<file path="flow/config.mk">
export PLATFORM = sky130hd
export DESIGN_NAME = gioco
export DESIGN_NICKNAME = gioco
export VERILOG_FILES = /design/flow/design.v
export SDC_FILE = /design/flow/constraint.sdc
export NUM_CORES = 4
export LEC_CHECK = 0
export CAP_MARGIN = 10
export CORE_MARGIN = 2
export CORE_UTILIZATION = 72
export CTS_CLUSTER_DIAMETER = 398
export CTS_CLUSTER_SIZE = 96
export PLACE_DENSITY = 0.41
export SETUP_SLACK_MARGIN = -0.84
export SLEW_MARGIN = 20
</file>
<file path="flow/constraint.sdc">
create_clock -name core_clock -period 11.9 [get_ports {i_clk}]
set_input_delay 2.3800 -clock core_clock [delete_from_list [all_inputs] [get_ports {i_clk}]]
set_output_delay 2.3800 -clock core_clock [all_outputs]
set_load 0.01 [all_outputs]
</file>
<file path="flow/design.v">
module flipflop(clk,en,rst,i_xdirpal,i_ydirpal,i_xnav,i_ynav,i_xpal,i_ypal,i_bri1,i_bri2,i_bri3, i_bri4,i_bri5,i_bri6,i_bri7, i_bri8,
				i_bri9, i_bri10,o_bri1,o_bri2,o_bri3, o_bri4,o_bri5,o_bri6,o_bri7, o_bri8, o_bri9, o_bri10,
				i_life, o_life, i_brick, o_brick, i_red1, i_red2, i_red3, i_red4, i_blue5, i_blue6, i_blue7, o_red1,o_red2,o_red3,o_red4,
				o_blue5, o_blue6, o_blue7,o_xdirpal,o_ydirpal,o_xnav,o_ynav,o_xpal,o_ypal
);
input clk,en,rst;
input i_xdirpal, i_ydirpal;
input [9:0] i_xnav,i_ynav,i_xpal,i_ypal;
input i_bri1,i_bri2,i_bri3, i_bri4,i_bri5,i_bri6,i_bri7, i_bri8,i_bri9,i_bri10 ;
output reg [9:0] o_xnav,o_ynav,o_xpal,o_ypal;
output reg  o_xdirpal,o_ydirpal;
output reg o_bri1,o_bri2,o_bri3, o_bri4,o_bri5,o_bri6,o_bri7, o_bri8, o_bri9, o_bri10; 
output reg [1:0] o_life;
output reg [3:0] o_brick;
input [1:0]  i_life;
input [3:0]  i_brick;
input [1:0] i_red1, i_red2, i_red3, i_red4;
input[1:0] i_blue5, i_blue6, i_blue7;
output reg [1:0]  o_red1,o_red2,o_red3,o_red4;
output reg [1:0]   o_blue5, o_blue6, o_blue7;
parameter IX_NAV = 10'd 320;	 
parameter IY_NAV = 10'd 470;
parameter IX_PAL = 10'd 320;	 
parameter IY_PAL = 10'd 450;
parameter VITE = 2'd 3;
parameter BLOCCHI = 4'd 10;
parameter RED = 2'd 3;
parameter BLUE = 2'd 2;
always@(posedge clk)
	if(rst) begin							 
				o_bri1<=1'b1;
				o_bri2<=1'b1;
				o_bri3<=1'b1;
				o_bri4<=1'b1;
				o_bri5<=1'b1;
				o_bri6<=1'b1;
				o_bri7<=1'b1;
				o_bri8<=1'b1;
				o_bri9<=1'b1;
				o_bri10<=1'b1;
				o_xdirpal<=1'b0;
				o_xnav<=IX_NAV;
				o_xpal<=IX_PAL;
				o_ydirpal<=1'b0;
				o_ynav<=IY_NAV;
				o_ypal<=IY_PAL;				
				o_life<=VITE;
				o_brick<=BLOCCHI;
				o_blue5<=BLUE;
				o_blue6<=BLUE;
				o_blue7<=BLUE;
				o_red1<=RED;
				o_red2<=RED;
				o_red3<=RED;
				o_red4<=RED;
			end
	else if(en) begin							 
				o_bri1<=i_bri1;
				o_bri2<=i_bri2;
				o_bri3<=i_bri3;
				o_bri4<=i_bri4;
				o_bri5<=i_bri5;
				o_bri6<=i_bri6;
				o_bri7<=i_bri7;
				o_bri8<=i_bri8;
				o_bri9<=i_bri9;
				o_bri10<=i_bri10;
				o_xdirpal<=i_xdirpal;
				o_xnav<=i_xnav;
				o_xpal<=i_xpal;
				o_ydirpal<=i_ydirpal;
				o_ynav<=i_ynav;
				o_ypal<=i_ypal;
				o_life<=i_life;
				o_brick<=i_brick;
				o_blue5<=i_blue5;
				o_blue6<=i_blue6;
				o_blue7<=i_blue7;
				o_red1<=i_red1;
				o_red2<=i_red2;
				o_red3<=i_red3;
				o_red4<=i_red4;
			end
endmodule
module gioco(
	i_ani_stb,														 
	i_clk,															 
	i_rst,															 
	i_animate,														 
	i_dx, 															 
	i_sx,																 
	i_start,															 
	o_x1_pal, o_x2_pal,											 
	o_y1_pal, o_y2_pal,
	o_x1_nav, o_x2_nav,											 
	o_y1_nav, o_y2_nav,
	bri1,bri2,bri3,bri4,bri5,bri6,bri7,bri8,bri9,bri10, 
	ok, ko,															 
	ff_life															 
);
input i_ani_stb, i_clk, i_rst, i_animate, i_dx, i_sx, i_start;
output [9:0] o_x1_pal, o_x2_pal, o_y1_pal, o_y2_pal, o_x1_nav, o_x2_nav, o_y1_nav, o_y2_nav;
output reg bri1,bri2,bri3,bri4,bri5,bri6,bri7,bri8,bri9,bri10;
output reg ok,ko;												
output [1:0] ff_life;
wire ff_bri1, ff_bri2, ff_bri3, ff_bri4,ff_bri5, ff_bri6, ff_bri7, ff_bri8,ff_bri9, ff_bri10;
wire [9:0] ff_x_nav,ff_y_nav,ff_x_pal,ff_y_pal;	
wire ff_x_dirpal,ff_y_dirpal;							
wire [3:0] ff_brick;
wire [1:0] ff_red1,ff_red2,ff_red3,ff_red4;
wire [1:0] ff_blue5,ff_blue6,ff_blue7;
parameter H_SIZE_BRI = 10'd 32;					 
parameter L_SIZE_BRI = 10'd 10; 					 
parameter H_SIZE_NAV = 10'd 32; 					 
parameter L_SIZE_NAV = 10'd 3;  					 
parameter IX_NAV = 10'd 320;						 
parameter IY_NAV = 10'd 470;						 
parameter D_WIDTH = 10'd 640; 				 	 
parameter D_HEIGHT = 10'd 480;					 
parameter H_SIZE_PAL = 10'd 2;					 
parameter IX_PAL = 10'd 320;						 
parameter IY_PAL = 10'd 460;						 
parameter VITE = 2'd 3;								 
parameter BLOCCHI = 4'd 10;						 
parameter ROSSO = 2'd 3;							 
parameter BLU = 2'd 2;								 
parameter wait1=4'b 0000;							 
parameter s0=4'b 0001;
parameter val=4'b 0010;
parameter win=4'b 0100;
parameter go=4'b 1000;
reg [3:0] snext,sreg;								
reg[9:0] x_nav;										 
reg[9:0] y_nav;										 
reg[9:0] x_pal;										 
reg[9:0] y_pal;										 
reg x_dir_pal;											 
reg y_dir_pal;											 
reg [1:0] life;										
reg [3:0] brick;
reg [1:0] red1,red2,red3,red4;
reg [1:0] blue5,blue6,blue7;
assign o_x1_nav = x_nav - H_SIZE_NAV;   
assign o_x2_nav = x_nav + H_SIZE_NAV;   
assign o_y1_nav = y_nav -L_SIZE_NAV; 	 
assign o_y2_nav = y_nav + L_SIZE_NAV;   
assign o_x1_pal = x_pal - H_SIZE_PAL;	 
assign o_x2_pal = x_pal + H_SIZE_PAL;	 
assign o_y1_pal = y_pal -H_SIZE_PAL;	 
assign o_y2_pal = y_pal + H_SIZE_PAL;	 
flipflop ff(									 
	.clk(i_clk),						
	.en(i_ani_stb),
	.rst(i_rst),
	.i_xdirpal(x_dir_pal),			
	.i_ydirpal(y_dir_pal),
	.i_xnav(x_nav),
	.i_ynav(y_nav),
	.i_xpal(x_pal),
	.i_ypal(y_pal),
	.i_bri1(bri1),
	.i_bri2(bri2),
	.i_bri3(bri3),
	.i_bri4(bri4),
	.i_bri5(bri5),
	.i_bri6(bri6),
	.i_bri7(bri7),
	.i_bri8(bri8),
	.i_bri9(bri9),
	.i_bri10(bri10),
	.i_life(life),
	.i_brick(brick),
	.i_red1(red1),
	.i_red2(red2),
	.i_red3(red3),
	.i_red4(red4),
	.i_blue5(blue5),
	.i_blue6(blue6),
	.i_blue7(blue7),
	.o_xdirpal(ff_x_dirpal),		 
	.o_ydirpal(ff_y_dirpal),
	.o_xnav(ff_x_nav),
	.o_ynav(ff_y_nav),
	.o_xpal(ff_x_pal),
	.o_ypal(ff_y_pal),
	.o_bri1(ff_bri1),
	.o_bri2(ff_bri2),
	.o_bri3(ff_bri3),
	.o_bri4(ff_bri4),
	.o_bri5(ff_bri5),
	.o_bri6(ff_bri6),
	.o_bri7(ff_bri7),
	.o_bri8(ff_bri8),
	.o_bri9(ff_bri9),
	.o_bri10(ff_bri10),
	.o_life(ff_life),
	.o_brick(ff_brick),
	.o_red1(ff_red1),
	.o_red2(ff_red2),
	.o_red3(ff_red3),
	.o_red4(ff_red4),
	.o_blue5(ff_blue5),
	.o_blue6(ff_blue6),
	.o_blue7(ff_blue7)
);
always@(posedge i_clk)				 
		if(i_rst)						 
			sreg<=wait1;
		else if(i_ani_stb) sreg<=snext;
always@(*)								 
		case(sreg)
			wait1:if(!i_start) snext=s0;							 
					else snext=wait1;
			s0:   if(i_animate&&i_ani_stb) snext=val; 		 
					else snext=s0;
			val:															 
				 if(!ff_life)
					snext=go;
				 else if(!ff_brick)
					snext=win;
				 else if(!(i_animate&&i_ani_stb))
						snext=s0;
				 else snext = val;
			win: if(!i_start) snext=wait1;						 
				  else snext=win;
			go:  if(!i_start) snext=wait1;						 
				  else snext=go;
			default: snext=wait1;
		endcase
always@(*)								 
	begin
		x_dir_pal=0;					 
		y_dir_pal=0;
		x_nav=IX_NAV;
		y_nav=IY_NAV;
		x_pal=IX_PAL;
		y_pal=IY_PAL;
		bri1=1;
		bri2=1;
		bri3=1;
		bri4=1;
		bri5=1;
		bri6=1;
		bri7=1;
		bri8=1;
		bri9=1;
		bri10=1;
		life=VITE;
		brick=BLOCCHI;
		ok=0;
		ko=0;
		red1=ROSSO;
		red2=ROSSO;
		red3=ROSSO;
		red4=ROSSO;
		blue5=BLU;
		blue6=BLU;
		blue7=BLU;
		case(sreg)
			wait1:				
				begin
					x_dir_pal=0;		
					y_dir_pal=0;
					x_nav=IX_NAV;
					y_nav=IY_NAV;
					x_pal=IX_PAL;
					y_pal=IY_PAL;
				   bri1=1;
					bri2=1;
					bri3=1;
					bri4=1;
					bri5=1;
					bri6=1;
					bri7=1;
					bri8=1;
					bri9=1;
					bri10=1;
					life=VITE;
					brick=BLOCCHI;
					red1=ROSSO;
					red2=ROSSO;
					red3=ROSSO;
					red4=ROSSO;
					blue5=BLU;
					blue6=BLU;
					blue7=BLU;
				end
		val: 
			begin
				x_dir_pal=ff_x_dirpal;						
				y_dir_pal=ff_y_dirpal;
				x_nav=ff_x_nav;
				y_nav=ff_y_nav;
				x_pal=ff_x_pal;
				y_pal=ff_y_pal;
				bri1=ff_bri1;
				bri2=ff_bri2;
				bri3=ff_bri3;
				bri4=ff_bri4;
				bri5=ff_bri5;
				bri6=ff_bri6;
				bri7=ff_bri7;
				bri8=ff_bri8;
				bri9=ff_bri9;
				bri10=ff_bri10;
				life=ff_life;
				brick=ff_brick;
				red1=ff_red1;
				red2=ff_red2;
				red3=ff_red3;
				red4=ff_red4;
				blue5=ff_blue5;
				blue6=ff_blue6;
				blue7=ff_blue7;
				x_pal = (x_dir_pal) ? x_pal + 10'd 2 : x_pal - 10'd 2;  		
				y_pal = (y_dir_pal) ? y_pal + 10'd 2 : y_pal - 10'd 2;
				if (i_sx==1 && i_dx==0)										 
					begin															 
					x_nav =x_nav+10'd 3;										 
						if (x_nav >= (D_WIDTH-H_SIZE_NAV-12'd 1))		 
							x_nav = (D_WIDTH-H_SIZE_NAV-10'd 1);		 
					end
				else if(i_dx==1 && i_sx ==0)								 
					begin
					x_nav = x_nav - 10'd 3;									 
						if (x_nav <= H_SIZE_NAV+12'd 1)					 
							x_nav = H_SIZE_NAV + 10'd 1;					 
					end
						else 
							x_nav=x_nav;										 
				if((y_pal <= 73)&&(y_pal >= 71))
				begin
					if((x_pal >= 140)&&(x_pal <=202)&&bri1)  
						begin
							y_dir_pal =1;  
							red1=red1-2'd 1;
							if(!red1)
								begin
									brick = brick -4'd 1;
									bri1= 1'd 0;
								end
						end
					if((x_pal >= 232)&&(x_pal <=296)&&bri2)  
						begin
							y_dir_pal =1;  
							red2=red2-2'd 1;
							if(!red2)
								begin
									brick = brick -4'd 1;	
									bri2= 1'd 0;
								end
						end
				if((x_pal >=346)&&(x_pal <=410)&&bri3)  
					begin
						y_dir_pal =1;  
						red3=red3-2'd 1;
						if(!red3)
							begin
								brick = brick -4'd 1;
								bri3= 1'd 0;
							end
					end
				if((x_pal >= 440)&&(x_pal <=504)&&bri4)  
					begin
						y_dir_pal =1;  
						red4=red4-2'd 1;
						if(!red4)
							begin
								brick = brick -4'd 1;
								bri4=1'd 0;
							end
					end
			end
	if((y_pal <= 123)&&(y_pal >= 121))
			begin
			if((x_pal >= 184)&&(x_pal <=248)&&bri5)  
					begin
					y_dir_pal =1;  
					blue5=blue5-2'd 1;
					if(!blue5)
					begin
						brick = brick -4'd 1;	
						bri5= 1'd 0;
					end
					end
				if((x_pal >= 288)&&(x_pal <=352)&&bri6)  
					begin
					y_dir_pal =1;  
					blue6=blue6-2'd 1;
					if(!blue6)
						begin	
							brick = brick -4'd 1;	
							bri6=1'd 0;
						end
					end	
				if((x_pal >= 392)&&(x_pal <=456)&&bri7)  
					begin
					y_dir_pal =1;  
					blue7=blue7-2'd 1;
					if(!blue7)
					begin
					brick = brick -4'd 1;	
					bri7= 1'd 0;
					end
					end
			end
		if((y_pal <= 173)&&(y_pal >= 171))
		begin 	if((x_pal >= 232)&&(x_pal <=296)&&bri8)  
					begin
					y_dir_pal =1;  
					bri8= 1'd 0;
				brick = brick -4'd 1;	
					end
				if((x_pal >= 346)&&(x_pal <=410)&&bri9)  
					begin
					y_dir_pal =1;  
					bri9= 1'd 0;
				brick = brick -4'd 1;	
					end
			end
			if((y_pal <= 203)&&(y_pal >= 201)&&bri10)
			begin
			if((x_pal >= 288)&&(x_pal <=352))  
					begin
					y_dir_pal =1;  
					bri10= 1'd 0;	
					brick = brick -4'd 1;
					end		
			end
			if((y_pal<=70)&&(y_pal>=50))
			begin
			if((x_pal<=205)&&(x_pal>=203)&&bri1)
					begin
						x_dir_pal=1;	 
						red1=red1-2'd 1;
						if(!red1)
						begin
						bri1=1'd 0;	
						brick = brick -4'd 1;
						end
					end
			if((x_pal<=205)&&(x_pal>=203)&&bri2)
					begin
						x_dir_pal=1;	 
						red2=red2-2'd 1;
						if(!red2)
						begin
						bri2=1'd 0;
					brick = brick -4'd 1;	
					end
					end
			if((x_pal<=413)&&(x_pal>=411)&&bri3)
						begin
							x_dir_pal=1;	 
						red3=red3-2'd 1;
					if(!red3)	begin	bri3=1'd 0;	
							brick = brick -4'd 1;
						end
						end
			if((x_pal<=507)&&(x_pal>=505)&&bri4)
						begin
							x_dir_pal=1;	 
							red4=red4-2'd 1;
							if(!red4)
							begin
							bri4=1'd 0;	
							brick = brick -4'd 1;
							end
						end
if((x_pal>=135)&&(x_pal<=137)&&bri1)
						begin
							x_dir_pal=0;	 
							red1=red1-2'd 1;
							if(!red1)
							begin
							bri1=1'd 0;	
							brick = brick -4'd 1;
							end
							end
			if((x_pal>=229)&&(x_pal<=231)&&bri2)
						begin
							x_dir_pal=0;	 
							red2=red2-2'd 1;
							if(!red2)
							begin
							bri2=1'd 0;	
							brick = brick -4'd 1;
							end
						end
			if((x_pal>=343)&&(x_pal<=345)&&bri3)
						begin
							x_dir_pal=0;	 
							red3=red3-2'd 1;
							if(!red3)
							begin
							bri3=1'd 0;	
							brick = brick -4'd 1;
							end
						end
			if((x_pal>=437)&&(x_pal<=439)&&bri4)
						begin
							x_dir_pal=0;	 
							red4=red4-2'd 1;
							if(!red4)
							begin
							bri4=1'd 0;	
							brick = brick -4'd 1;
							end
						end
				end
	if((y_pal<=120)&&(y_pal>=100))	
		begin
		if((x_pal<=251)&&(x_pal>=249)&&bri5)
						begin
							x_dir_pal=1;	 
							blue5=blue5-2'd 1;
							if(!blue5)
							begin 
							bri5=1'd 0;	
							brick = brick -4'd 1;
							end
							end
			if((x_pal<=355)&&(x_pal>=353)&&bri6)	 
						begin
							x_dir_pal=1;	 
							blue6=blue6-2'd 1;
							if(!blue6)
							begin
							bri6=1'd 0;	
							brick = brick -4'd 1;
							end
					end
			if((x_pal<=459)&&(x_pal>=457)&&bri7)	 
						begin
							x_dir_pal=1;	 
							blue7=blue7-2'd 1;
							if(!blue7)
							begin
							bri7=1'd 0;	
							brick = brick -4'd 1;
							end
						end
	if((x_pal>=181)&&(x_pal<=183)&&bri5)
						begin
							x_dir_pal=0;	 
							blue5=blue5-2'd 1;
							if(!blue5)
							begin
							bri5=1'd 0;	
							brick = brick -4'd 1;
							end
						end
			if((x_pal>=285)&&(x_pal<=287)&&bri6)
						begin
							x_dir_pal=0;	 
							blue6=blue6-2'd 1;
							if(!blue6)
							begin
							bri6=1'd 0;	
							brick = brick -4'd 1;
							end
						end	
			if((x_pal>=389)&&(x_pal<=391)&&bri7)
						begin
							x_dir_pal=0;	 
							blue7=blue7-2'd 1;
							if(!blue7)
							begin
							bri7=1'd 0;				
							brick = brick -4'd 1;
							end
						end	
	end
			if((y_pal<=170)&&(y_pal>=150))
			begin
			if((x_pal<=299)&&(x_pal>=297)&&bri8)
						begin
							x_dir_pal=1;	 
							bri8=1'd 0;	
							brick = brick -4'd 1;
						end	
			if((x_pal<=349)&&(x_pal>=347)&&bri9)	 
						begin
							x_dir_pal=1;	 
							bri9=1'd 0;	
							brick = brick -4'd 1;
						end
if((x_pal>=229)&&(x_pal<=231)&&bri8)	 
						begin
							x_dir_pal=0;	 
							bri8=1'd 0;	
							brick = brick -4'd 1;
						end
			if((x_pal>=343)&&(x_pal<=345)&&bri9)	 
						begin
							x_dir_pal=0;	 
							bri9=1'd 0;	
							brick = brick -4'd 1;
						end	
	end
					if((y_pal<=220)&&(y_pal>=200)&&bri10)	 
				begin	
				if((x_pal<=355)&&(x_pal>=353))
				begin
							x_dir_pal=1;	 
							bri10=1'd 0;	
							brick = brick -4'd 1;
						end			
			if((x_pal>=285)&&(x_pal<=287)) 
			begin
							x_dir_pal=0;	 
							bri10=1'd 0;
							brick = brick -4'd 1;	
						end	
			end	
			if((y_pal>=47)&&(y_pal<=49))
		begin	
			if((x_pal >= 138)&&(x_pal <=202)&&bri1)  
					begin
						y_dir_pal = 0;  
						red1=red1-2'd 1;
						if(!red1)
						begin
						bri1 = 1'd 0; 
						brick = brick -4'd 1;
						end
						end
				if((x_pal >= 232)&&(x_pal <=296)&&bri2)  
					begin
						y_dir_pal = 0;  
						red2=red2-2'd 1;
						if(!red2)
						begin
						bri2 =  1'd 0; 
						brick = brick -4'd 1;
						end
					end
				if((x_pal >= 346)&&(x_pal <=410)&&bri3)  
					begin
						y_dir_pal = 0;  
						red3=red3-2'd 1;
						if(!red3)
						begin
						bri3 =  1'd 0;
						brick = brick -4'd 1;	
						end
					end
				if((x_pal >= 440)&&(x_pal <=504)&&bri4)  
					begin
						y_dir_pal = 0;  
						red4=red4-2'd 1;
						if(!red4)
						begin
						bri4 =  1'd 0;
						brick = brick -4'd 1;	
						end
					end	
	end	
		if((y_pal>=97)&&(y_pal<=99))
			begin
			if((x_pal >= 184)&&(x_pal <=248)&&bri5)  
					begin
						y_dir_pal = 0;  
						blue5=blue5-2'd 1;
						if(!blue5)
						begin
						bri5 =  1'd 0;
						brick = brick -4'd 1;	
						end
					end	
				if((x_pal >= 288)&&(x_pal <=352)&&bri6)  
					begin
						y_dir_pal = 0;  
						blue6=blue6-2'd 1;
						if(!blue6)
						begin
						bri6 =  1'd 0; 
						brick = brick -4'd 1;
						end
					end	
				if((x_pal >= 392)&&(x_pal <=456)&&bri7)  
					begin
						y_dir_pal = 0;  
						blue7=blue7-2'd 1;
						if(!blue7)
						begin
						bri7 =  1'd 0; 
						brick = brick -4'd 1;
						end
					end
			end
			if((y_pal>=147)&&(y_pal<=149))
		begin 
			if((x_pal >= 232)&&(x_pal <=296)&&bri8)  
					begin
						y_dir_pal = 0;  
						bri8 =  1'd 0;
						brick = brick -4'd 1;	
					end
				if((x_pal >=346)&&(x_pal <=410)&&bri9)  
					begin
						y_dir_pal = 0;  
						bri9 =  1'd 0;
						brick = brick -4'd 1;	
					end	
			end
			if((y_pal>=197)&&(y_pal<=199))
				if((x_pal >= 288)&&(x_pal <=352)&&bri10)  
					begin
						y_dir_pal = 0;  
						bri10 =  1'd 0;
						brick = brick -4'd 1;	
					end
			if(x_pal <= H_SIZE_PAL+1)					 
				x_dir_pal=1;							 
			if(x_pal >= (D_WIDTH-H_SIZE_PAL-1))			 
				x_dir_pal = 0;							 
			if (y_pal <= H_SIZE_PAL + 1)		 
				y_dir_pal = 1;				 
			if (y_pal>=463)								
				if ((x_pal >= x_nav-H_SIZE_NAV)&&(x_pal <= x_nav + H_SIZE_NAV))	 
					y_dir_pal = 0;							 
				else 
					begin								
						life=life-2'b01;
						x_pal = IX_PAL;
						y_pal = IY_PAL;
						x_nav = IX_NAV;
					end
		end
		s0:
			begin
				x_dir_pal=ff_x_dirpal;						 
				y_dir_pal=ff_y_dirpal;
				x_nav=ff_x_nav;
				y_nav=ff_y_nav;
				x_pal=ff_x_pal;
				y_pal=ff_y_pal;
				bri1=ff_bri1;
				bri2=ff_bri2;
				bri3=ff_bri3;
				bri4=ff_bri4;
				bri5=ff_bri5;
				bri6=ff_bri6;
				bri7=ff_bri7;
				bri8=ff_bri8;
				bri9=ff_bri9;
				bri10=ff_bri10;
				life=ff_life;
				brick=ff_brick;
				red1=ff_red1;
				red2=ff_red2;
				red3=ff_red3;
				red4=ff_red4;
				blue5=ff_blue5;
				blue6=ff_blue6;
				blue7=ff_blue7;
			end
		win:begin
					ok=1;
			 end
		go:begin
					ko=1;
			end
	   default:
			begin
				x_dir_pal=0;
				y_dir_pal=0;
				x_nav=IX_NAV;
				y_nav=IY_NAV;
				x_pal=IX_PAL;
				y_pal=IY_PAL;
				bri1=1;
				bri2=1;
				bri3=1;
				bri4=1;
				bri5=1;
				bri6=1;
				bri7=1;
				bri8=1;
				bri9=1;
				bri10=1;
				life=VITE;
				brick=BLOCCHI;
				ok=0;
				ko=0;
				red1=ROSSO;
				red2=ROSSO;
				red3=ROSSO;
				red4=ROSSO;
				blue5=BLU;
				blue6=BLU;
				blue7=BLU;
			end
		endcase
end			
endmodule
</file>
<file path="flow/run.sh">
#!/bin/bash
# the make line also repeats each setting of config.mk as NAME=value (left out here)
make -C /OpenROAD-flow-scripts/flow DESIGN_CONFIG=/design/flow/config.mk WORK_HOME=/design/flow/orfs CLKGATE_MAP_FILE= finish
</file>
==> results of run 1 <==
-- per-stage QoR --
step / total power [W] / hold WS (ns)
after global placement: 0.0008249 / 0.5019
after floorplan: 0.0005811 / 0.4527
==> notes.md, run 1 <==
With the sequential area share after synthesis at 11.14%, the tally of unique sky130hd cells used after synthesis is 107. For the synthesis area per yosys, the log shows 13840 um^2. The most common cell in the netlist is sky130_fd_sc_hd__nand2_1. The buffer_ports step reported a buffer count of 100. The commonest cells after synthesis are 208 x sky130_fd_sc_hd__nand2_1, 203 x sky130_fd_sc_hd__nor2_1, 125 x sky130_fd_sc_hd__o21ai_0, 109 x sky130_fd_sc_hd__ha_1, 104 x sky130_fd_sc_hd__xnor2_1. The commonest register cell after synthesis was sky130_fd_sc_hd__dfxtp_1. For reference, the mux area share after synthesis is 2.522%. The halt point of the flow is 3_5_place_dp. Measured along the x axis, the die boundary spans 142.6 um. The cell type with the largest total area after synthesis is sky130_fd_sc_hd__dfxtp_1. Counting flops with an async set or reset pin after synthesis yields a share of 0%. For this design the top-level I/O count stands at 101. Synthesis produced a netlist with a net count of 2120.

The flow did not finish. The mean post-synth cell area was 6.913 um^2. Per the OpenROAD floorplan log, the area of the core is 18770 um^2.

The synthesized netlist devotes 31.00% of its cell area to simple gates. For the post-synthesis cell count from yosys, the log shows 2002. After synthesis the netlist holds a flip-flop and latch count of 77. According to the floorplan log, the row count is 50. The number of cells produced by synthesis was 2002; the y dimension of the die was 142.6 um. The run gives 20350 um^2 for the full die area. In this run, synthesis inferred 0 flip-flops with an integrated enable.

The run gives 73.74% as the effective utilization at floorplan. The run gives 26.43% for the and-or/or-and share of the synthesized area. In this run, the synthesized area fraction spent on adder and majority cells is recorded as 10.23%.

The area fraction of the largest cell type after synthesis is 11.14%. After synthesis, the largest family of logic cells by area is simple AND/OR/NAND/NOR gates. The first error in the log reads "[ERROR DPL-0033] detailed placement checks failed during check placement". Xor and xnor area share after synthesis: 11.90%. By area the synthesized netlist is led by sky130_fd_sc_hd__dfxtp_1 11%, sky130_fd_sc_hd__ha_1 9.9%, sky130_fd_sc_hd__xnor2_1 6.6%, sky130_fd_sc_hd__nand2_1 5.6%, sky130_fd_sc_hd__nor2_1 5.5%. Last weighted congestion value of the routability-driven placer: 1.244. During synthesis, Yosys emitted a total of 2 warnings.

The tools report the area of the mapped netlist as 13840 um^2.
==> inputs of run 2 (changes only) <==
- ABC_AREA: unset -> 1
- CAP_MARGIN: 10 -> 35
- CORE_ASPECT_RATIO: unset -> 0.72
- CTS_CLUSTER_DIAMETER: 398 -> unset
- CTS_CLUSTER_SIZE: 96 -> 21
- MIN_ROUTING_LAYER: unset -> met1
- PLACE_DENSITY: 0.41 -> unset
- PLACE_DENSITY_LB_ADDON: unset -> 0.01
- SETUP_SLACK_MARGIN: -0.84 -> 0.54
- clock period: 11.9 -> 10.0 ns (I/O delays scaled with it)
==> notes.md, run 2 <==
The run gives 101 (unchanged) as the count of boundary I/O pins. Looking at area per cell type in the netlist, the leader is sky130_fd_sc_hd__nand2_1. The first error in the log reads "[ERROR DPL-0038] Utilization greater than 100%, impossible to legalize". With the die outline width at 172.3 um (+21%), the yosys warning tally is 2 (unchanged). The mean post-synth cell area came out at 5.618 um^2 (-19%). The post-synthesis cell count from yosys is 2613 (+31%), and the number of buffers inserted by port buffering is 100 (unchanged). The run gives 10.50% (-0.64 points) for the sequential area share after synthesis. By count the netlist is led by 609 x sky130_fd_sc_hd__nand2_1, 461 x sky130_fd_sc_hd__inv_1, 333 x sky130_fd_sc_hd__nand3_1, 221 x sky130_fd_sc_hd__nor2_1, 125 x sky130_fd_sc_hd__o21ai_0.

Ranked by total cell area, the synthesized netlist is headed by sky130_fd_sc_hd__nand2_1 16%, sky130_fd_sc_hd__inv_1 12%, sky130_fd_sc_hd__nand3_1 11%, sky130_fd_sc_hd__dfxtp_1 11%, sky130_fd_sc_hd__ha_1 9.3%. The synthesis area per yosys was 14680 um^2 (+6.1%); the tally of unique sky130hd cells used after synthesis was 63 (-41%). The run stopped with a tool error. The xor and xnor area share after synthesis was 6.248% (-5.6 points).

Most common cell in the netlist: sky130_fd_sc_hd__nand2_1. For the core area, the log shows 20090 um^2 (+7.1%). The area of the mapped netlist was 14680 um^2 (+6.1%). Number of cells produced by synthesis: 2613 (+31%). Prevailing logic family in the synthesized netlist: simple AND/OR/NAND/NOR gates.

The number of storage elements in the synthesis netlist is 77 (unchanged). The and-or/or-and share of the synthesized area is 14.33% (-12 points). The post-synthesis mux area share works out to 0% (-2.5 points).

The effective utilization at floorplan is 73.05% (-0.69 points). The synthesized net count was 2731 (+29%). The tools report the last weighted congestion value of the routability-driven placer as 1.139 (-8.5%). The y dimension of the die came out at 125.2 um (-12%). The commonest register cell after synthesis is sky130_fd_sc_hd__dfxtp_1.

The run gives 9.564% (-0.66 points) for the fraction of the mapped netlist area in adder cells. The run gives 0% (unchanged) for the proportion of synthesized flip-flops having asynchronous set or reset. The area fraction in and, or, nand and nor cells after synthesis is 44.61% (+14 points). The area fraction of the dominant cell type after synthesis works out to 15.57% (+4.4 points). The count of library flops with an enable pin is 0 (unchanged).

The run gives 21560 um^2 (+6.0%) for the full die area. The halt point of the flow is 3_5_place_dp. Number of placement rows: 44 (-12%).
run 2: through the flow:
stage / cells / hold WS (ns) / setup slack [ns] / cell area, um^2 / total power [W]
after global placement: 3491 / 0.4383 / -5.800 / 20100 / 0.001197
after floorplan: 2613 / 0.4246 / -5.465 / 14850 / 0.0008108
==> inputs of run 3 (changes only) <==
- ABC_AREA: 1 -> unset
- CAP_MARGIN: 35 -> 20
- CORE_ASPECT_RATIO: 0.72 -> unset
- CORE_UTILIZATION: 72 -> 40
- CTS_CLUSTER_SIZE: 21 -> unset
- MIN_ROUTING_LAYER: met1 -> unset
- PLACE_DENSITY_LB_ADDON: 0.01 -> unset
- SETUP_SLACK_MARGIN: 0.54 -> unset
- clock period: 10.0 -> 24.4 ns (I/O delays scaled with it)
==> notes.md, run 3 <==
The count of library flops with an enable pin came out at 0 (unchanged). The number of hold violations in the final report was 0; the number of buffers inserted by post-CTS setup repair was 0. For the total global routing track utilization, the log shows 31.11%. The run gives 31.00% (-14 points) for the area fraction in and, or, nand and nor cells after synthesis. The launch point of the worst hold path was ff.o_red3[1]. The run gives 14808 for the number of global-route vias before repair. In the placement report, post-DP HPWL is listed as 44840 um. Setup repair after global routing left no endpoint under its margin. For reference, the top cells by count after synthesis are 208 x sky130_fd_sc_hd__nand2_1, 203 x sky130_fd_sc_hd__nor2_1, 125 x sky130_fd_sc_hd__o21ai_0, 109 x sky130_fd_sc_hd__ha_1, 104 x sky130_fd_sc_hd__xnor2_1. Cell count of the worst hold path: 1.

Post-synthesis mux area share: 2.522% (+2.5 points). The design draws 0.0005029 W. The data required time of the critical path is 24.66 ns. Per report_power, the Sequential row totals 0.000136 W. The y dimension of the die is 190.0 um (+52%). The cell area after placement is 15210 um^2, and the non-filler instance count after layout is 2496. The run gives 3 for the number of H-tree levels. Between the synthesized netlist and the finished layout, the area growth was recorded as 12.01%. The area of the mapped netlist was 13840 um^2 (-5.7%). The xor and xnor area share after synthesis came out at 11.90% (+5.6 points). The effective utilization at floorplan was 40.36% (-33 points). Per the OpenROAD power report, switching power amounts to 0.0002253 W. The tools report the number of gates resized after CTS as 0.

Final critical-path required period: 21.18 ns. The tools report the yosys warning tally as 2 (unchanged). Per report_power, the combinational group accounts for 45.3% of the total.

Entering global routing, the biggest net connects 59 pins. Number of buffers inserted by port buffering: 100 (unchanged). The synthesis run identifies the leading combinational cell family as simple AND/OR/NAND/NOR gates. The final layout report lists a filler cell count of 3586.

For this run, the script counts the antenna cells in the layout as 0. The largest individual stage delay along the critical path comes from the cell sky130_fd_sc_hd__xnor2_1. Summed over all cells, the static leakage comes to 5.993 nW. At the later pin of the worst-skew pair, clock insertion delay measures 0.37 ns.

Per report_power, the Clock row totals 0.000139 W. For the tally of unique sky130hd cells used after synthesis, the log shows 107 (+70%). Global routing finished with a remaining overflow of 0. Type of the most critical hold path: reg -> reg.

In this run the worst path has a maximum fanout of 22. For the worst setup path, the data arrival time is 21.44 ns. With the full die area at 36100 um^2 (+67%), the largest clock skew in the final design is 0.01329 ns. Most common cell in the netlist: sky130_fd_sc_hd__nand2_1.

The run gives 89 for the number of cells on the worst reg-to-reg path. For the count of boundary I/O pins, the log shows 101 (unchanged). With the combinational power at 0.000228 W, the instance count on the critical path is 89. The clock network accounts for 27.7% of the total power. Kind of cell adding the most delay to the critical path: adder cells. The largest share of the power goes to combinational logic. CTS saw 77 sinks. Worst setup path endpoint: ff.o_brick[3]. Looking at the clock tree report, the maximum root-to-sink buffer count equals 2. The tools report the clock root buffer master as sky130_fd_sc_hd__clkbuf_16.

The endpoint identified for the worst register-to-register timing path is ff.o_brick[3]. Registers are responsible for 27.0% of the overall power. The commonest register cell after synthesis was sky130_fd_sc_hd__dfxtp_1. With the DRC marker count from the first detailed-route iteration at 1482, the number of buffer and inverter instances along the worst setup path is 5. The layout report lists the multi-input gate area as 11390 um^2. The script computed the net switching share of total power as 44.79%.

The run gives 6.913 um^2 (+23%) for the mean post-synth cell area. At the pin with the least slew margin, the transition time is 1.120 ns. Detailed-route via count: 15693. The first TritonRoute pass finished after 6 iterations.

The power density over the cells was 32.45 nW/um^2; the total of endpoints with negative setup slack in the final report was 0. Hold analysis lists the worst path endpoint as ff.o_red3[1]. The synthesized net count was 2120 (-22%); the fraction of the mapped netlist area in adder cells was 10.23% (+0.66 points). After clock tree synthesis, the flow added hold-fix buffers numbering 0. The internal power came out at 0.0002777 W. Counting the buffers created by CTS gives 9. For reference, the top cells by area after synthesis are sky130_fd_sc_hd__dfxtp_1 11%, sky130_fd_sc_hd__ha_1 9.9%, sky130_fd_sc_hd__xnor2_1 6.6%, sky130_fd_sc_hd__nand2_1 5.6%, sky130_fd_sc_hd__nor2_1 5.5%.

The run gives 34290 um^2 (+71%) for the core area. Per STA, the startpoint of the critical path is ff.o_xpal[1]. The first global-routing pass estimated 87170 um of wire.

The run gives 2002 (-23%) as the post-synthesis cell count from yosys. The area fraction of the dominant cell type after synthesis was 11.14% (-4.4 points); the sum of routed wire length over all layers was 57030 um. The final report gives the core utilization as 45.21%. After detailed routing, the number of vias per cell comes to 6.287. The proportion of synthesized flip-flops having asynchronous set or reset came out at 0% (unchanged).

With the synthesis area per yosys at 13840 um^2 (-5.7%), the number of antenna violations at the first check in global routing is 0. The and-or/or-and share of the synthesized area was 26.43% (+12 points). The type of the setup path with the least slack was reg -> reg. The run gives 47.21 MHz as the fmax. The total tool warning count was 36.

Across all register-to-register paths, the minimum setup slack is 3.22 ns. The tools report the total placed cells including tap cells as 2480. The run gives 11.14% (+0.64 points) as the sequential area share after synthesis. In this design, the critical path's most frequently occurring cell is sky130_fd_sc_hd__ha_1. The final layout contains 2154 nets. In this run the remaining antenna-violating nets after routing total 0.

The finished cells cover 15500 um^2. Last weighted congestion value of the routability-driven placer: 1.020 (-10%). Number of pins exceeding their max-slew limit in the final report: 0.

Dividing the final minimum period by the clock period gives 86.82%. After clock tree synthesis, the clock-pin slew on the worst setup and hold paths is 0.07 ns. The number of storage elements in the synthesis netlist was 77 (unchanged); the normalized max-slew margin was 24.73%.

The run gives 68 (+55%) for the number of placement rows. For the maximum VDD drop, the log shows 36.03 uV. STA classifies the critical path startpoint as a flip-flop. The final layout reports a setup TNS of 0 ns. The run gives 22.85 um for the routed length per placed instance. In this design, the stage delay of the slowest critical-path cell is 0.82 ns. The worst setup path is captured at a flip-flop. TritonCTS built the clock tree.

Total area of sequential cells: 1543 um^2. Per the run summary, max-cap violations total 0. The run finished with no timing, DRC or antenna violations.

For the worst reg-to-reg path, the startpoint reported by OpenROAD is ff.o_xpal[1]. The number of cells produced by synthesis came out at 2002 (-23%). The DRC violation total left in the routed layout is recorded as 0. sky130_fd_sc_hd__dfxtp_1 takes more of the synthesized area than any other cell. The run gives 190.0 um (+10%) for the die outline width.
==> run 3: metal layers <==
metal	vias up	GRT usage, %	wire length [um]	share of wire (%)
met3	190	5.479	4438	7.8
li1	7387	-	-	-
met2	698	49.96	25190	44
met1	7418	39.28	23980	42
met5	-	0	0	0
met4	0	17.56	3420	6.0
==> run 3: area by class of cell <==
type                    instances  share of cell area [%]
clock buffers                   9                   1.453
clock inverters                 7                  0.4278
inverters                     102                   2.486
multi-input cells            1703                   73.50
flip-flops and latches         77                   9.952
well taps                     455                   3.673
repair buffers                143                   8.508
==> run 3: stage by stage <==
step	hold slack [ns]	setup WS [ns]
after floorplan	0.4527	6.478
after global placement	0.4730	4.439
after detailed placement	0.4726	3.600
after CTS	0.4910	3.555
after global routing	0.5111	1.843
final	0.4945	3.216
==> inputs of run 4 (changes only) <==
- CELL_PAD_IN_SITES_DETAIL_PLACEMENT: unset -> 0
- CORE_MARGIN: 2 -> 4
- CORE_UTILIZATION: 40 -> 30
- CTS_CLUSTER_SIZE: unset -> 20
- GPL_ROUTABILITY_DRIVEN: unset -> 1
- HOLD_SLACK_MARGIN: unset -> 0.2
- MAX_ROUTING_LAYER: unset -> met5
- PLACE_DENSITY_LB_ADDON: unset -> 0.07
- SETUP_SLACK_MARGIN: unset -> -1.54
- SLEW_MARGIN: 20 -> 30
- clock period: 24.4 -> 17.4 ns (I/O delays scaled with it)
==> notes.md, run 4 <==
Switching share of power: 43.35% (-1.4 points). Post-DP HPWL: 51820 um (+16%). The tools report the launch point of the worst hold path as ff.o_red1[1]. The tools report the later-pin clock latency in the skew report as 0.38 ns (about the same). The run gives 1 (+1) as the total of endpoints with negative setup slack in the final report. The transition time of the tightest slew-check pin is 0.9591 ns (-0.1605 ns). Clock root buffer master: sky130_fd_sc_hd__clkbuf_16. The global-route congestion overflow total was 0 (unchanged). With the number of buffers created by CTS at 9 (unchanged), the post-synthesis cell count from yosys is 2002 (unchanged). Total tool warning count: 36 (unchanged). The sequential share of power was 24.5% (-2.5 points). Fraction of the mapped netlist area in adder cells: 10.23% (unchanged). The tools report the detailed-route via count as 16027 (+2.1%). For the total iterations of the first detailed-routing run, the log shows 5 (-1).

The tools report the tally of unique sky130hd cells used after synthesis as 107 (unchanged). Yosys warning tally: 2 (unchanged). The run gives 0.000189 W (+39%) for the power in sequential cells. The detailed-route DRC error count was 0 (unchanged); the maximum single-stage delay on the critical path was 0.39 ns (-0.43 ns). The final critical-path required period works out to 17.78 ns (-3.401 ns). The number of nets in the layout is 2319 (+7.7%), and the register clock-pin slew on the reported worst setup and hold paths is 0.07 ns (about the same).

The logs give -0.38 ns (-3.60 ns) for the minimum setup slack among reg-to-reg paths and 0 (unchanged) for the max-cap check violation count. The tools report the number of cells produced by synthesis as 2002 (unchanged). With the combinational share of power at 48.6% (+3.3 points), the highest net fanout along the worst path is 6 (-73%). The proportion of synthesized flip-flops having asynchronous set or reset works out to 0% (unchanged).

With the area of the mapped netlist at 13840 um^2 (unchanged), the sequential area share after synthesis is 11.14% (unchanged). With the area fraction of the dominant cell type after synthesis at 11.14% (unchanged), the global-route wire length before repair is 97640 um (+12%). The tools report the end of the worst register-to-register path as ff.o_brick[3]. The capture point of the critical path was reported as ff.o_brick[3].

The kind of cell adding the most delay to the critical path is adder cells. The tools report the fmax as 56.23 MHz (+19%). Number of antenna diodes: 0 (unchanged). Sorting the synthesis cell report by count puts at the top sky130_fd_sc_hd__nand2_1.

The run gives 49630 um^2 (+37%) as the full die area. The number of global-route vias before repair is 15382 (+3.9%). The run gives 37.49% (-7.7 points) as the final cell utilization of the core. The path with the worst hold slack has its endpoint at ff.o_red1[1]. The power density over the cells was 45.20 nW/um^2 (+39%). The number of H-tree levels was 3 (unchanged); the y dimension of the die was 222.8 um (+17%). The non-filler instance count after layout was 2806 (+12%). The sum of routed wire length over all layers is 64830 um (+14%), and the net switching power figure is 0.0003341 W (+48%). Number of hold violations in the final report: 0 (unchanged).

Reg-to-reg startpoint: ff.o_xdirpal. The run gives 45.68 uV (+27%) for the maximum VDD drop. STA classifies the critical path endpoint as a flip-flop. Synthesis area per yosys: 13840 um^2 (unchanged). The last weighted congestion value of the routability-driven placer is 0.9699 (-4.9%).

Final sum of negative setup slack: -0.3830 ns (-0.3830 ns). The arrival time at the worst endpoint came out at 18.04 ns (-3.40 ns). The run gives 6 (+1) for the number of buffer and inverter instances along the worst setup path. The prevailing logic family in the synthesized netlist is simple AND/OR/NAND/NOR gates.

TritonCTS built the clock tree. The per-cell via count in the routed design came out at 5.712 (-9.2%). The number of storage elements in the synthesis netlist was 77 (unchanged). The die outline width works out to 222.8 um (+17%).

With the post-synthesis mux area share at 2.522% (unchanged), the xor and xnor area share after synthesis is 11.90% (unchanged). The run gives 6.913 um^2 (unchanged) for the mean post-synth cell area. The worst-path cell with the longest stage delay is sky130_fd_sc_hd__or3_1. The run finished, with violations left. Number of antenna violations at the first check in global routing: 0 (unchanged). The power share of the clock group came out at 27.0% (-0.7 points). The most numerous cell type found on the critical path is sky130_fd_sc_hd__ha_1.

The run gives 30.43% (-9.9 points) for the effective utilization at floorplan. The main area contributors are sky130_fd_sc_hd__dfxtp_1 11%, sky130_fd_sc_hd__ha_1 9.9%, sky130_fd_sc_hd__xnor2_1 6.6%, sky130_fd_sc_hd__nand2_1 5.6%, sky130_fd_sc_hd__nor2_1 5.5%. For the total clock network power, the log shows 0.000208 W (+50%). The path class of the tightest hold or removal check is reg -> reg. The leakage power summed over all cells is 6.837 nW (+14%).

The maximum clock insertion buffer count was 2 (unchanged). With the internal power at 0.0004366 W (+57%), the instance count on the critical path is 91 (+2.2%). With the total of fill cells in the finished design at 4929 (+37%), the number of sinks handled by clock tree synthesis is 77 (unchanged).

Compared with the post-synthesis result, the final layout area differs by 23.21%. The report lists the violated layout checks as setup timing. The number of pins exceeding their max-slew limit in the final report is 0 (unchanged), and the number of cells on the worst reg-to-reg path is 91 (+2.2%). The cell count of the worst hold path works out to 1 (unchanged).

Routed length per placed instance: 23.10 um (+1.1%). The logs give 2788 (+12%) for the total placed cells including tap cells and 0 (unchanged) for the tally of nets with antenna violations remaining after routing. The data required time of the critical path was 17.66 ns (-7.00 ns). The run gives 78 (+15%) as the number of placement rows. The worst setup path is launched from a flip-flop. With the final setup slack of the worst path at -0.3830 ns (-3.599 ns), the largest clock skew in the final design is 0.01835 ns (+0.005067 ns).

The commonest cells after synthesis are 208 x sky130_fd_sc_hd__nand2_1, 203 x sky130_fd_sc_hd__nor2_1, 125 x sky130_fd_sc_hd__o21ai_0, 109 x sky130_fd_sc_hd__ha_1, 104 x sky130_fd_sc_hd__xnor2_1. The pin count of the biggest net entering global routing is 58 (-1.7%), and the and-or/or-and share of the synthesized area is 26.43% (unchanged). The total global routing track utilization came out at 25.21% (-5.9 points). The run gives 100 (unchanged) for the number of buffers inserted by port buffering.

The type of the setup path with the least slack is reg -> reg. The run gives 45480 um^2 (+33%) as the core area. The post-route fraction of the period consumed by the critical path is 102.2% (+15 points).

The area fraction in and, or, nand and nor cells after synthesis works out to 31.00% (unchanged). The combinational power is 0.000374 W (+64%). For reference, the critical path is launched at ff.o_xdirpal. The logs give 2120 (unchanged) for the synthesized net count and 1393 (-6.0%) for the DRC marker count from the first detailed-route iteration.

The largest part of the power goes to combinational logic. The commonest register cell after synthesis is sky130_fd_sc_hd__dfxtp_1. Count of boundary I/O pins: 101 (unchanged). The cell type with the largest total area after synthesis is sky130_fd_sc_hd__dfxtp_1. The normalized max-slew margin was 34.41% (+9.7 points); the count of library flops with an enable pin was 0 (unchanged).
## run 4: final cells by class
cell class	count	area (um^2)	share of cell area, %
Clock buffer	10	229.0	1.343
Inverter	102	385.4	2.260
Timing Repair Buffer	308	2552	14.97
Sequential cell	77	1543	9.048
Multi-Input combinational cell	1703	11520	67.56
Tap cell	600	750.7	4.403
Clock inverter	6	71.32	0.4183
## run 4: timing repair
item | 4_1_cts | 5_1_grt
endpoints found under the setup margin | 0 | 2
gates resized | 0 | 29
buffers inserted | 0 | 2
hold buffers | 0 | 0
## run 4: stage by stage
stage / total power [W] / instance area [um^2] / hold WS (ns) / setup WS, ns
global route: 0.0008127 / 17050 / 0.5232 / -1.562
floorplan: 0.0003922 / 13840 / 0.4527 / -0.5220
global placement: 0.0005584 / 16610 / 0.4755 / -0.5059
CTS: 0.0007692 / 16920 / 0.5068 / -0.8310
finish: 0.0007706 / 17050 / 0.5062 / -0.3830
detailed placement: 0.0005573 / 16620 / 0.4859 / -0.7870
## run 4: layer usage
metal / routed length (um) / global-route usage, % / vias up
met3: 3421 / 2.629 / 128
met2: 28970 / 40.34 / 589
met4: 2764 / 9.982 / 0
li1: - / - / 7701
met1: 29680 / 34.81 / 7609
met5: 0 / 0 / -
==> inputs of run 5 (changes only) <==
- CAP_MARGIN: 20 -> 25
- CELL_PAD_IN_SITES_DETAIL_PLACEMENT: 0 -> 2
- CORE_MARGIN: 4 -> 7
- CORE_UTILIZATION: 30 -> 62
- CTS_CLUSTER_DIAMETER: unset -> 144
- CTS_CLUSTER_SIZE: 20 -> 21
- GPL_ROUTABILITY_DRIVEN: 1 -> 0
- HOLD_SLACK_MARGIN: 0.2 -> 0.26
- MAX_ROUTING_LAYER: met5 -> met4
- MIN_ROUTING_LAYER: unset -> met2
- PLACE_DENSITY: unset -> 0.46
- PLACE_DENSITY_LB_ADDON: 0.07 -> unset
- SETUP_SLACK_MARGIN: -1.54 -> unset
- SLEW_MARGIN: 30 -> 10
- TNS_END_PERCENT: unset -> 45
- clock period: 17.4 -> 19.2 ns (I/O delays scaled with it)
==> notes.md, run 5 <==
The run stopped with a tool error. The flow stopped in 3_5_place_dp. The tool reported: "[ERROR DPL-0033] detailed placement checks failed during check placement". The core area was 21890 um^2 (-52%); the proportion of synthesized flip-flops having asynchronous set or reset was 0% (unchanged). By area the synthesized netlist is led by sky130_fd_sc_hd__dfxtp_1 11%, sky130_fd_sc_hd__ha_1 9.9%, sky130_fd_sc_hd__xnor2_1 6.6%, sky130_fd_sc_hd__nand2_1 5.6%, sky130_fd_sc_hd__nor2_1 5.5%. With the fraction of the mapped netlist area in adder cells at 10.23% (unchanged), the area of the mapped netlist is 13840 um^2 (unchanged). Cell type with the largest total area after synthesis: sky130_fd_sc_hd__dfxtp_1. The run gives 26700 um^2 (-46%) for the full die area. The synthesis report names the predominant flop master as sky130_fd_sc_hd__dfxtp_1. The count of boundary I/O pins came out at 101 (unchanged). The synthesis area per yosys is 13840 um^2 (unchanged), and the area fraction in and, or, nand and nor cells after synthesis is 31.00% (unchanged).

The run gives 100 (unchanged) for the number of buffers inserted by port buffering. Yosys reports that the most numerous cell types are 208 x sky130_fd_sc_hd__nand2_1, 203 x sky130_fd_sc_hd__nor2_1, 125 x sky130_fd_sc_hd__o21ai_0, 109 x sky130_fd_sc_hd__ha_1, 104 x sky130_fd_sc_hd__xnor2_1. The tally of unique sky130hd cells used after synthesis was 107 (unchanged). The run gives 2002 (unchanged) for the number of cells produced by synthesis. The count of library flops with an enable pin is 0 (unchanged).

The run gives 11.14% (unchanged) for the sequential area share after synthesis. The and-or/or-and share of the synthesized area was 26.43% (unchanged). The number of storage elements in the synthesis netlist works out to 77 (unchanged). The number of placement rows is 54 (-31%), and the area fraction of the dominant cell type after synthesis is 11.14% (unchanged). After synthesis, the largest family of logic cells by area is simple AND/OR/NAND/NOR gates. The die outline width works out to 163.4 um (-27%).

The effective utilization at floorplan is 63.22% (+33 points), and the mean post-synth cell area is 6.913 um^2 (unchanged). The tools report the yosys warning tally as 2 (unchanged). The run gives 163.4 um (-27%) for the y dimension of the die. The most frequently used library cell after synthesis is sky130_fd_sc_hd__nand2_1.

The post-synthesis mux area share was 2.522% (unchanged). With the post-synthesis cell count from yosys at 2002 (unchanged), the synthesized net count is 2120 (unchanged). The xor and xnor area share after synthesis is 11.90% (unchanged).
-- run 5: stage by stage --
stage / hold slack (ns) / cells
after global placement: 0.4678 / 2316
after floorplan: 0.4527 / 2002
==> inputs of run 6 (changes only) <==
- CAP_MARGIN: 25 -> 20
- CELL_PAD_IN_SITES_DETAIL_PLACEMENT: 2 -> unset
- CORE_MARGIN: 7 -> 2
- CORE_UTILIZATION: 62 -> 58
- CTS_CLUSTER_DIAMETER: 144 -> unset
- CTS_CLUSTER_SIZE: 21 -> unset
- GPL_ROUTABILITY_DRIVEN: 0 -> unset
- HOLD_SLACK_MARGIN: 0.26 -> unset
- MAX_ROUTING_LAYER: met4 -> unset
- MIN_ROUTING_LAYER: met2 -> unset
- PLACE_DENSITY: 0.46 -> unset
- SLEW_MARGIN: 10 -> 20
- TNS_END_PERCENT: 45 -> unset
- clock period: 19.2 -> 13.9 ns (I/O delays scaled with it)
==> notes.md, run 6 <==
The count of library flops with an enable pin was 0 (unchanged). The logs give 47.62% for the total global routing track utilization and 1.184 for the last weighted congestion value of the routability-driven placer. The post-route fraction of the period consumed by the critical path was 120.0%; the number of cells on the worst reg-to-reg path was 90. With the proportion of synthesized flip-flops having asynchronous set or reset at 0% (unchanged), the post-synthesis mux area share is 2.522% (unchanged). The routed design could run at a clock period as short as 16.68 ns. Area fraction in and, or, nand and nor cells after synthesis: 31.00% (unchanged). The startpoint identified for the worst hold timing path is ff.o_blue6[1].

The core area was 23470 um^2 (+7.2%); the total iterations of the first detailed-routing run was 11. The minimum setup slack among reg-to-reg paths came out at -2.78 ns. The fraction of the mapped netlist area in adder cells was 10.23% (unchanged). The area overhead of the layout relative to synthesis works out to 38.12%. Ranked by total cell area, the synthesized netlist is headed by sky130_fd_sc_hd__dfxtp_1 11%, sky130_fd_sc_hd__ha_1 9.9%, sky130_fd_sc_hd__xnor2_1 6.6%, sky130_fd_sc_hd__nand2_1 5.6%, sky130_fd_sc_hd__nor2_1 5.5%. Endpoints failing hold in the final report were tallied at 0.

Yosys reports that the most numerous cell types are 208 x sky130_fd_sc_hd__nand2_1, 203 x sky130_fd_sc_hd__nor2_1, 125 x sky130_fd_sc_hd__o21ai_0, 109 x sky130_fd_sc_hd__ha_1, 104 x sky130_fd_sc_hd__xnor2_1. The yosys warning tally was 2 (unchanged); the area fraction of the dominant cell type after synthesis was 11.14% (unchanged). The total placed cells including tap cells is 2721, and the sum of routed wire length over all layers is 61530 um. With the synthesis area per yosys at 13840 um^2 (unchanged), the total of fill cells in the finished design is 1638. The layout stage reports a final design area of 19120 um^2.

Capture endpoint of the worst hold path: ff.o_blue6[1]. For the detailed-route via count, the log shows 18385. After detailed routing, the number of remaining DRC violations is 0.

The number of placement rows was 56 (+3.7%); the total tool warning count was 41. Per the timing report, the most critical flop-to-flop path originates at ff.o_xdirpal. After the last flow step, the layout net total stands at 2566.

The sort of element at the end of the critical path was a flip-flop. Clock root buffer master: sky130_fd_sc_hd__clkbuf_16. Per the TritonCTS log, the buffer count is 9. The leakage power summed over all cells came out at 8.174 nW. The clock tree has to reach 77 sinks. The cell family contributing the most delay on the critical path is adder cells. The setup path with the least slack is of type reg -> reg. The run gives 11.90% (unchanged) for the xor and xnor area share after synthesis. End of the worst register-to-register path: ff.o_brick[3]. The power density over the cells came out at 53.47 nW/um^2.

Entering global routing, the biggest net connects 60 pins. Final setup slack of the worst path: -2.780 ns. The per-cell via count in the routed design is 6.632. The type of the most critical hold path is reg -> reg. Recorded from the global router log, the overflow total was 0. STA classifies the critical path startpoint as a flip-flop. The worst-path cell with the longest stage delay was sky130_fd_sc_hd__or3_4. The run gives 26.43% (unchanged) for the and-or/or-and share of the synthesized area. According to the timing report, the critical path is captured at ff.o_brick[3]. The cell area after placement is 18210 um^2.

Setup repair after global routing could not meet its margin everywhere. TritonCTS built the clock tree. The later-pin clock latency in the skew report was 0.35 ns.

Per the slew report, the remaining headroom to the max-slew limit stands at 33.23%. The largest part of the power goes to combinational logic. The critical path crosses 90 cells after its start point. The H-tree generated during clock tree synthesis spans 3 levels. In the synthesized netlist, the dominant kind of combinational cell is simple AND/OR/NAND/NOR gates. The run gives 0.0006016 W for the internal power.

STA lists the maximum fanout along the critical path as 6. The combinational power was 0.000531 W; the sequential area share after synthesis was 11.14% (unchanged). The run gives 0.000236 W for the power in sequential cells. The global-route wire length before repair was 92120 um; the final sum of negative setup slack was -4.918 ns.

With the number of buffers inserted by port buffering at 100 (unchanged), the total clock network power is 0.000255 W. The tally of unique sky130hd cells used after synthesis was 107 (unchanged). The number of antenna violations at the first check in global routing was 1.

The flow ran to the end, but the layout failed its checks. The finished layout holds 2772 standard cells, fillers aside. For this run, the script counts the antenna cells in the layout as 0. The final cell utilization of the core is 81.44%, and the cell count of the worst hold path is 1. In the final report, the number of endpoints failing setup comes to 2.

The detail route stage leaves a number of antenna-violating nets equal to 0. The run gives 58.96% (-4.3 points) as the effective utilization at floorplan. The final max-slew violation count recorded for this run is 0. The critical path endpoint has a required time of 14.12 ns.

The run gives 59.49 uV for the maximum VDD drop. The HPWL after detailed placement is 46750 um. The run gives 22.20 um for the routed length per placed instance. The most frequent cell on the critical path is sky130_fd_sc_hd__ha_4. Failing layout checks were recorded as setup timing. The run gives 17044 for the number of global-route vias before repair. The y dimension of the die is 158.5 um (-3.0%).

The run gives 0 for the total of hold buffers inserted after clock tree synthesis. The number of maximum-capacitance violations recorded for the run is 0. The analysis attributes to net switching a power of 0.0004205 W.

The most critical setup path has its startpoint at ff.o_xdirpal. The number of storage elements in the synthesis netlist was 77 (unchanged). Timing analysis after detailed placement gives a worst setup slack of -2.464 ns. The commonest register cell is sky130_fd_sc_hd__dfxtp_1. Per the breakdown, switching nets consume 41.14% of all power. The flow reports that the clock network draws 25.0% of the design power.

The largest clock skew in the final design is 0.01059 ns, and the count of boundary I/O pins is 101 (unchanged). The synthesized net count is 2120 (unchanged), and the arrival time at the worst endpoint is 16.90 ns. The transition time of the tightest slew-check pin is 0.9994 ns. The flow reports that sequential cells draw 23.1% of the design power. In the CTS report, the clock slew at the register clock pins of the worst setup and hold paths is listed as 0.07 ns.

For the number of cells produced by synthesis, the log shows 2002 (unchanged). The most common cell in the netlist was sky130_fd_sc_hd__nand2_1. The mean post-synth cell area came out at 6.913 um^2 (unchanged). Along the critical path, the tally of buffer and inverter instances is 5. The cell type that accounts for the most area after synthesis is sky130_fd_sc_hd__dfxtp_1. Looking at the clock tree report, the maximum root-to-sink buffer count equals 2. The fmax was 59.95 MHz. Combinational cells account for 51.9% of the total power.

The run gives 13840 um^2 (unchanged) for the area of the mapped netlist. With the die outline width at 158.5 um (-3.0%), the maximum single-stage delay on the critical path is 0.37 ns. The logs give 25110 um^2 (-5.9%) for the full die area and 2794 for the DRC marker count from the first detailed-route iteration. Post-synthesis cell count from yosys: 2002 (unchanged).
run 6: final cells by class:
cell class                      instances  area (um^2)  share of cell area (%)
Multi-Input combinational cell       1703        12030                   62.93
Timing Repair Buffer                  555         4427                   23.16
Sequential cell                        77         1549                   8.103
Tap cell                              319        399.1                   2.088
Inverter                              102        392.9                   2.055
Clock buffer                           10        250.2                   1.309
Clock inverter                          6        68.82                  0.3600
run 6: through the flow:
step	hold slack, ns	power (W)
after CTS	0.5129	0.0009816
after floorplan	0.4527	0.0004975
after global routing	0.5356	0.001061
final	0.5130	0.001022
after detailed placement	0.4999	0.0007216
after global placement	0.4827	0.0007113
run 6: timing repair:
item                                    4_1_cts  5_1_grt
endpoints found under the setup margin        2        2
endpoints found under the hold margin         0        0
resized                                      18       48
buffers inserted                             23       12
pin swaps                                     6       32
run 6: layer usage:
metal / global-route usage (%) / wire length [um] / vias up
li1: - / - / 8216
met1: 57.56 / 22620 / 8395
met2: 72.98 / 25820 / 1400
met3: 14.64 / 8205 / 372
met4: 31.27 / 4866 / 2
met5: 0 / 11 / -
==> inputs of run 7 (changes only) <==
- ABC_AREA: unset -> 1
- CAP_MARGIN: 20 -> 35
- CORE_UTILIZATION: 58 -> 67
- CTS_CLUSTER_DIAMETER: unset -> 49
- CTS_CLUSTER_SIZE: unset -> 73
- MIN_ROUTING_LAYER: unset -> met1
- clock period: 13.9 -> 15.2 ns (I/O delays scaled with it)
==> notes.md, run 7 <==
The run finished, with violations left. The run did not pass the layout checks because of setup timing. With the transition time of the tightest slew-check pin at 0.9721 ns (-0.02730 ns), the arrival time at the worst endpoint is 17.26 ns (+0.36 ns). The area fraction in and, or, nand and nor cells after synthesis is 44.61% (+14 points), and the total clock network power is 0.000229 W (-10%). The and-or/or-and share of the synthesized area came out at 14.33% (-12 points). The run gives 14680 um^2 (+6.1%) as the area of the mapped netlist. The effective utilization at floorplan is 67.68% (+8.7 points).

The leakage power summed over all cells was 9.559 nW (+17%); the full die area was 23110 um^2 (-8.0%). The tools report the total of endpoints with negative setup slack in the final report as 2 (unchanged). The run gives 0.07 ns (about the same) for the register clock-pin slew on the reported worst setup and hold paths. The switching share of power was 46.87% (+5.7 points).

In the power breakdown, the biggest contributor is combinational logic. The cell area after placement is 17590 um^2 (-3.4%), and the pin count of the biggest net entering global routing is 39 (-35%). The tools report the total of hold buffers inserted after clock tree synthesis as 0 (unchanged). Startpoint kind of the worst setup timing path: a flip-flop.

With the count of library flops with an enable pin at 0 (unchanged), the fraction of the mapped netlist area in adder cells is 9.564% (-0.66 points). With the global-route congestion overflow total at 0 (unchanged), the synthesis area per yosys is 14680 um^2 (+6.1%). The total tool warning count was 41 (unchanged). For reference, the top cells by count after synthesis are 609 x sky130_fd_sc_hd__nand2_1, 461 x sky130_fd_sc_hd__inv_1, 333 x sky130_fd_sc_hd__nand3_1, 221 x sky130_fd_sc_hd__nor2_1, 125 x sky130_fd_sc_hd__o21ai_0.

The sum of routed wire length over all layers came out at 66610 um (+8.3%). Broken down by cell family, the worst path's largest delay share belongs to simple AND/OR/NAND/NOR gates. Total chip power: 0.001063 W (+4.0%). The total of fill cells in the finished design came out at 1173 (-28%). The logs give 20.1% (-3.0 points) for the sequential share of power and 92210 um (about the same) for the global-route wire length before repair.

The worst setup slack after placement is -1.452 ns (+1.012 ns), and the maximum clock insertion buffer count is 2 (unchanged). The run gives -1.794 ns (+0.9858 ns) for the final setup slack of the worst path. In this design, the critical path's most frequently occurring cell is sky130_fd_sc_hd__nand2_1. The startpoint identified for the worst register-to-register timing path is ff.o_xdirpal.

The maximum single-stage delay on the critical path was 0.42 ns (+0.05 ns); the xor and xnor area share after synthesis was 6.248% (-5.6 points). Among the non-sequential cells, simple AND/OR/NAND/NOR gates take the most area. The tools report the number of cells produced by synthesis as 2613 (+31%). The synthesis report lists the most area-consuming cells as sky130_fd_sc_hd__nand2_1 16%, sky130_fd_sc_hd__inv_1 12%, sky130_fd_sc_hd__nand3_1 11%, sky130_fd_sc_hd__dfxtp_1 11%, sky130_fd_sc_hd__ha_1 9.3%. The per-cell via count in the routed design was 6.666 (+0.50%). Type of the most critical hold path: reg -> reg. Cell count of the worst hold path: 2 (+1).

sky130_fd_sc_hd__nand2_1 is the most common cell in the netlist. Looking at the hold checks, the worst path lands on ff.o_ynav[8]. The logs give 15.46 ns (+1.34 ns) for the data required time of the critical path and 2 (unchanged) for the yosys warning tally. The number of buffers created by CTS is 9 (unchanged). The combinational share of power is 58.4% (+6.5 points), and the combinational power is 0.000621 W (+17%). The tally of unique sky130hd cells used after synthesis came out at 63 (-41%).

The run gives 77 (unchanged) for the number of storage elements in the synthesis netlist. The number of buffers inserted by port buffering came out at 100 (unchanged). With the proportion of synthesized flip-flops having asynchronous set or reset at 0% (unchanged), the number of antenna violations at the first check in global routing is 4 (+3). The last weighted congestion value of the routability-driven placer is 1.040 (-12%). The synthesized net count is 2731 (+29%), and the net switching power figure is 0.0004982 W (+18%). Among all stages on the critical path, the largest delay is contributed by sky130_fd_sc_hd__dfxtp_4.

The tools report the total iterations of the first detailed-routing run as 15 (+4). The run gives 10.50% (-0.64 points) as the sequential area share after synthesis. The power density over the cells came out at 55.56 nW/um^2 (+3.9%). The y dimension of the die was 152.0 um (-4.1%). STA lists the endpoint of the worst register-to-register path as ff.o_brick[3]. TritonCTS built the clock tree. Number of buffer and inverter instances along the worst setup path: 14 (+9). The launch point of the worst hold path is ff.o_ynav[8]. The run gives 47.85% (+0.23 points) for the total global routing track utilization. The number of cells on the worst reg-to-reg path works out to 132 (+47%).

The DRC marker count from the first detailed-route iteration was 3662 (+31%); the highest net fanout along the worst path was 8 (+2). The run gives 16.99 ns (+0.3142 ns) for the final critical-path required period. Summed area of non-filler cells in the final layout: 19130 um^2 (about the same). Power in sequential cells: 0.000213 W (-9.7%). The routed length per placed instance works out to 20.73 um (-6.6%). The run gives 0.0005648 W (-6.1%) as the internal power. Post-synthesis mux area share: 0% (-2.5 points). The critical path is of the reg -> reg type.

Per the synthesis report, the dominant area consumer among library cells is sky130_fd_sc_hd__nand2_1. The minimum setup slack among reg-to-reg paths was -1.79 ns (+0.99 ns). Post-DP HPWL: 42920 um (-8.2%). The number of global-route vias before repair was 19235 (+13%); the number of sinks handled by clock tree synthesis was 77 (unchanged). The core area came out at 21690 um^2 (-7.6%). Sort of element at the end of the critical path: a flip-flop. Later-pin clock latency in the skew report: 0.37 ns (+0.02 ns). The logs give 101 (unchanged) for the count of boundary I/O pins and 0.4837 ns (-0.02926 ns) for the worst hold slack. The power share of the clock group was 21.5% (-3.5 points). The detailed-route DRC error count is 0 (unchanged).

Mean post-synth cell area: 5.618 um^2 (-19%). The number of pins exceeding their max-slew limit in the final report is 0 (unchanged), and the largest clock skew in the final design is 0.01353 ns (+0.002934 ns). Setup repair after global routing could not meet its margin everywhere. The run gives 3046 (+19%) for the number of nets in the layout. Clock root buffer master: sky130_fd_sc_hd__clkbuf_16.

The number of placement rows was 54 (-3.6%); the fmax was 58.84 MHz (-1.8%). The die outline width is 152.0 um (-4.1%), and the normalized max-slew margin is 35.10% (+1.9 points). The detailed-route via count is 21424 (+17%). The area overhead of the layout relative to synthesis was 30.34%; the number of H-tree levels was 3 (unchanged). With the number of hold violations in the final report at 0 (unchanged), the tally of nets with antenna violations remaining after routing is 0 (unchanged). The run gives 0 (unchanged) for the max-cap check violation count. The run gives 2613 (+31%) for the post-synthesis cell count from yosys. The launching element of the worst setup path is ff.o_xdirpal.

Commonest register cell after synthesis: sky130_fd_sc_hd__dfxtp_1. The instance count on the critical path was 132 (+47%). Area fraction of the dominant cell type after synthesis: 15.57% (+4.4 points). The post-route fraction of the period consumed by the critical path is 111.8% (-8.2 points). The capture point of the critical path was reported as ff.o_brick[3].

The tools report the maximum VDD drop as 75.04 uV (+26%).
[run 7: layer usage]
metal	vias to the layer above	share of wire [%]	wire, um	GRT usage [%]
met5	-	0.099	66	0.4141
met4	6	12	7674	34.67
met3	810	14	9331	10.44
met2	2104	42	28190	79.15
met1	9348	32	21350	54.47
li1	9156	-	-	-
[run 7: metrics by stage]
stage	utilization (%)	instances	TNS, ns
floorplan	-	2613	-0.4096
global placement	80.74	3151	-1.466
detailed placement	81.08	3156	-2.794
CTS	83.75	3183	-2.277
global route	88.20	3213	-6.022
finish	88.21	3214	-3.349
[run 7: what timing repair did]
action | 4_1_cts | 5_1_grt
setup endpoints to repair | 2 | 2
buffers inserted | 11 | 28
pin swaps | 27 | 90
endpoints found under the hold margin | 0 | 0
gates resized | 42 | 161
[run 7: final cells by class]
cell class	instances	area (um^2)	area share, %
multi-input cells	1987	12020	62.85
repair buffers	362	3042	15.90
inverters	491	1874	9.797
flip-flops and latches	77	1548	8.090
well taps	280	350.3	1.831
clock buffers	11	232.7	1.216
clock inverters	5	58.81	0.3074
diodes	1	2.502	0.01308
Power figures rest on the tool's default switching activity, not on a simulated workload.
